==> willow: inputs <==
==> flow/design.v <==
module bit32_2to1mux(out,sel,in1,in2);
input [31:0] in1,in2;
output [31:0] out;
input sel;
assign out = sel ? in2 : in1;
endmodule
module bit32AND (out,in1,in2);
input [31:0] in1,in2;
output [31:0] out;
assign {out}=in1 &in2;
endmodule
module bit32OR (out,in1,in2);
input [31:0] in1,in2;
output [31:0] out;
assign {out}=in1 | in2;
endmodule
module FA_dataflow (Cout, Sum,In1,In2,Cin);
input[31:0] In1,In2;
input Cin;
output Cout;
output[31:0] Sum;
assign {Cout,Sum}=In1+In2+Cin;
endmodule
module bit32_3to1_mux(out,sel,in1,in2,in3);
    input [31:0] in1, in2, in3;
    output [31:0] out;
    input [1:0] sel;
    wire[31:0] out1;
    bit32_2to1mux mux1(out1,sel[0],in1,in2);
    bit32_2to1mux mux2(out,sel[1],out1,in3);
endmodule
module ALU(in1, in2,binvert,carryin,op,result,carryout);
    input [31:0] in1,in2;
    output [31:0] result;
    input [1:0] op;
    input carryin;
    input binvert;
    output carryout;
    wire [31:0] andresult,orresult,sum,
    binvertresult;
    wire[31:0] b_inv;
    assign b_inv = ~in2;    
    bit32_2to1mux mux1(binvertresult,
    binvert,in2,b_inv);
    bit32AND ander(andresult,in1,binvertresult);
    bit32OR orer(orresult,in1,binvertresult);
    FA_dataflow adde(carryout,sum,in1,binvertresult,
    carryin);
    bit32_3to1_mux mux2(result,op,andresult,
    orresult,sum);
endmodule
module alu_control(o0,o1,o2,op, ALUOp1, ALUOp0);
    output o0,o1,o2;
    input [5:0] op;
    input ALUOp1, ALUOp0;
    assign o2 = ALUOp0 | (ALUOp1 & op[1]);
    assign o1 = (~ALUOp1) | (~op[2]);
    assign o0 = ALUOp1 & (op[3] | op[0]);
endmodule
module ANDarray (RegDst,ALUSrc, MemtoReg, RegWrite, MemRead, MemWrite,Branch,ALUOp0,ALUOp1,Op);
input [5:0] Op;
output RegDst,ALUSrc,MemtoReg, RegWrite, MemRead, MemWrite,Branch,ALUOp0,ALUOp1;
wire Rformat, lw,sw,beq,addi;
assign Rformat= (~Op[0])& (~Op[1])& (~Op[2])& (~Op[3])& (~Op[4])& (~Op[5]);
assign lw = (Op[5]) & (~Op[4]) & (~Op[3]) & (~Op[2]) & (Op[1]) & (Op[0]);
assign sw = (Op[5]) & (~Op[4]) & (Op[3]) & (~Op[2]) & (Op[1]) & (Op[0]);
assign beq = (~Op[5]) & (~Op[4]) & (~Op[3]) & (Op[2]) & (~Op[1]) & (~Op[0]);
assign addi = (~Op[5]) & (~Op[4]) & (Op[3]) & (~Op[2]) & (~Op[1]) & (~Op[0]);
assign RegDst=Rformat;
assign ALUSrc = lw | sw | addi;
assign MemtoReg = lw;
assign RegWrite = Rformat | lw | addi;
assign MemRead = lw;
assign MemWrite = sw;
assign Branch = beq;
assign ALUOp1 = Rformat;
assign ALUOp0 = beq;
endmodule
module sign_extender(outp, inp);
output[31:0] outp;
input[15:0] inp;
assign outp = (inp[15]==1)? {16'hFFFF,inp} : {16'h0000,inp};
endmodule
module RegFile32(clk,reset,ReadReg1,ReadReg2,WriteData,WriteReg,RegWrite,ReadData1,ReadData2); 
input clk, reset, RegWrite;
input[31:0] WriteData;
output[31:0] ReadData1, ReadData2;
input[4:0] ReadReg1, ReadReg2, WriteReg;
reg[1023:0] registers;
always @ (posedge clk or negedge reset)
begin
if (!reset)
registers <= 1024'b00;
else if (RegWrite)
registers[WriteReg*32 +: 32] <= WriteData;
end
assign ReadData1 = registers[ReadReg1*32 +: 32];
assign ReadData2 = registers[ReadReg2*32 +: 32];
endmodule
module data_memory(clk,Address,WriteData,MemWrite,ReadData); 
input clk, MemWrite;
input[31:0] WriteData;
output[31:0] ReadData;
input[4:0] Address;
reg[1023:0] registers;
always @ (posedge clk)
begin
if (MemWrite)
registers[Address*32 +: 32] <= WriteData;
end
assign ReadData = registers[Address*32 +: 32];
endmodule
module SCDDataPath(ALUout, instr, reset, clk);
output[31:0] ALUout;
input clk, reset;
input[31:0] instr;
wire[31:0] ReadMemData,in1,in2,aluresult,signextended,instruction, ReadData1, ReadData2, WriteData;
wire RegDst, ALUSrc, MemtoReg, RegWrite, MemRead, MemWrite, Branch, ALUOp0, ALUOp1, ALUOp2;
wire o0, o1, o2, carryout;
wire[4:0] WriteReg;
assign instruction = instr;
ANDarray control_unit(RegDst,ALUSrc, MemtoReg, RegWrite, MemRead, MemWrite,Branch,ALUOp0,ALUOp1,instruction[31:26]);
assign WriteReg = (RegDst==1)? instruction[15:11] : instruction[20:16];
RegFile32 register_file(clk,reset,instruction[25:21],instruction[20:16],WriteData,WriteReg,RegWrite,ReadData1,ReadData2);
sign_extender sign_extend(signextended, instruction[15:0]);
bit32_2to1mux alu_src_mux(in2,ALUSrc,ReadData2,signextended);
alu_control alu_con_instancce(o0,o1,o2,instruction[5:0], ALUOp1, ALUOp0);
ALU alu_instance(ReadData1,in2,o2,o2,{o1,o0},ALUout,carryout);
data_memory data_mem_instance(clk,ALUout[4:0],ReadData2,MemWrite,ReadMemData);
bit32_2to1mux data_mem_mux(WriteData,MemtoReg,ALUout,ReadMemData);
endmodule
==> flow/run.sh <==
#!/bin/bash
# the make line also repeats each setting of config.mk as NAME=value (left out here)
make -C /OpenROAD-flow-scripts/flow DESIGN_CONFIG=/design/flow/config.mk WORK_HOME=/design/flow/orfs CLKGATE_MAP_FILE= finish
==> flow/config.mk <==
export PLATFORM = sky130hd
export DESIGN_NAME = SCDDataPath
export DESIGN_NICKNAME = SCDDataPath
export VERILOG_FILES = /design/flow/design.v
export SDC_FILE = /design/flow/constraint.sdc
export NUM_CORES = 4
export LEC_CHECK = 0
export CAP_MARGIN = 20
export CORE_MARGIN = 2
export CORE_UTILIZATION = 40
export SLEW_MARGIN = 20
==> flow/constraint.sdc <==
create_clock -name core_clock -period 10.3 [get_ports {clk}]
set_input_delay 2.0600 -clock core_clock [delete_from_list [all_inputs] [get_ports {clk}]]
set_output_delay 2.0600 -clock core_clock [all_outputs]
set_load 0.01 [all_outputs]
==> inputs of quartz, as changes to willow <==
- CORE_UTILIZATION: 40 -> 72
- CTS_CLUSTER_SIZE: unset -> 57
- PLACE_DENSITY_LB_ADDON: unset -> 0.0
- SETUP_SLACK_MARGIN: unset -> -0.48
==> flow/constraint.sdc (replaced) <==
create_clock -name core_clock -period 6.25 [get_ports {clk}]
set_input_delay 1.2500 -clock core_clock [delete_from_list [all_inputs] [get_ports {clk}]]
set_output_delay 1.2500 -clock core_clock [all_outputs]
set_load 0.01 [all_outputs]
==> comparison <==
willow completed without violations. quartz ran to the end with violations: setup timing.
Between quartz and willow, the lower worst setup slack is in quartz (gap 1.4 ns).
Between quartz and willow, the lower clock skew is in quartz (gap 0.052 ns).
Of willow and quartz, quartz has the higher design area (gap 5.4%, measured against quartz).
Of willow and quartz, quartz has the higher clock power (gap about 38%, measured against quartz).
Register-to-register slack: willow is higher than quartz (3.0 ns).
Synthesized cell count is the same in quartz and willow.
In quartz the sequential power is larger than in willow, by about 65%.
Sequential cell count is the same in willow and quartz.
In quartz the utilization is higher than in willow, by 40 points.
Against willow, the first-iteration DRC count of quartz is higher by about 40%.
==> figures <==
Status: willow timing/DRC/antenna clean; quartz finished with violations
Violated checks: willow -; quartz setup timing
Post-CTS setup repair buffer count: willow 0; quartz 59
Met2 Resource Use GR: willow 38.89%; quartz 67.89%
Total GRT Usage: willow 24.60%; quartz 44.32%
Portion of the layout cell area used by non-clock buffers: willow 2.994%; quartz 9.367%
Effective utilization at floorplan: willow 40.29%; quartz 72.44%
Violation count after the first detailed-route iteration: willow 7941; quartz 11000
Avg Vias per Cell: willow 6.333; quartz 7.492
Combinational logic power: willow 2.00 mW; quartz 3.87 mW
Number of gates on the worst path with buffers counted: willow 22; quartz 20
Reported net switching power: willow 4.691 mW; quartz 7.598 mW
Overall die height: willow 532.2 microns; quartz 397.7 microns
Setup crit end: willow ALUout[29]; quartz ALUout[27]
CTS buffer count: willow 220; quartz 205
Unrepaired setup endpoints after global routing: willow no; quartz yes
Actual slew at the worst max-slew pin: willow 1.206 ns; quartz 1.138 ns
Clk tree area frac: willow 5.750%; quartz 5.242%
Post-layout net count: willow 7722; quartz 8490
Final setup vio count: willow 0; quartz 837
Number of filler cells placed in the layout: willow 24570; quartz 7354
IR drop worst, VDD: willow 153.5 uV; quartz 273.7 uV
Power is estimated from default activity; no workload was simulated.
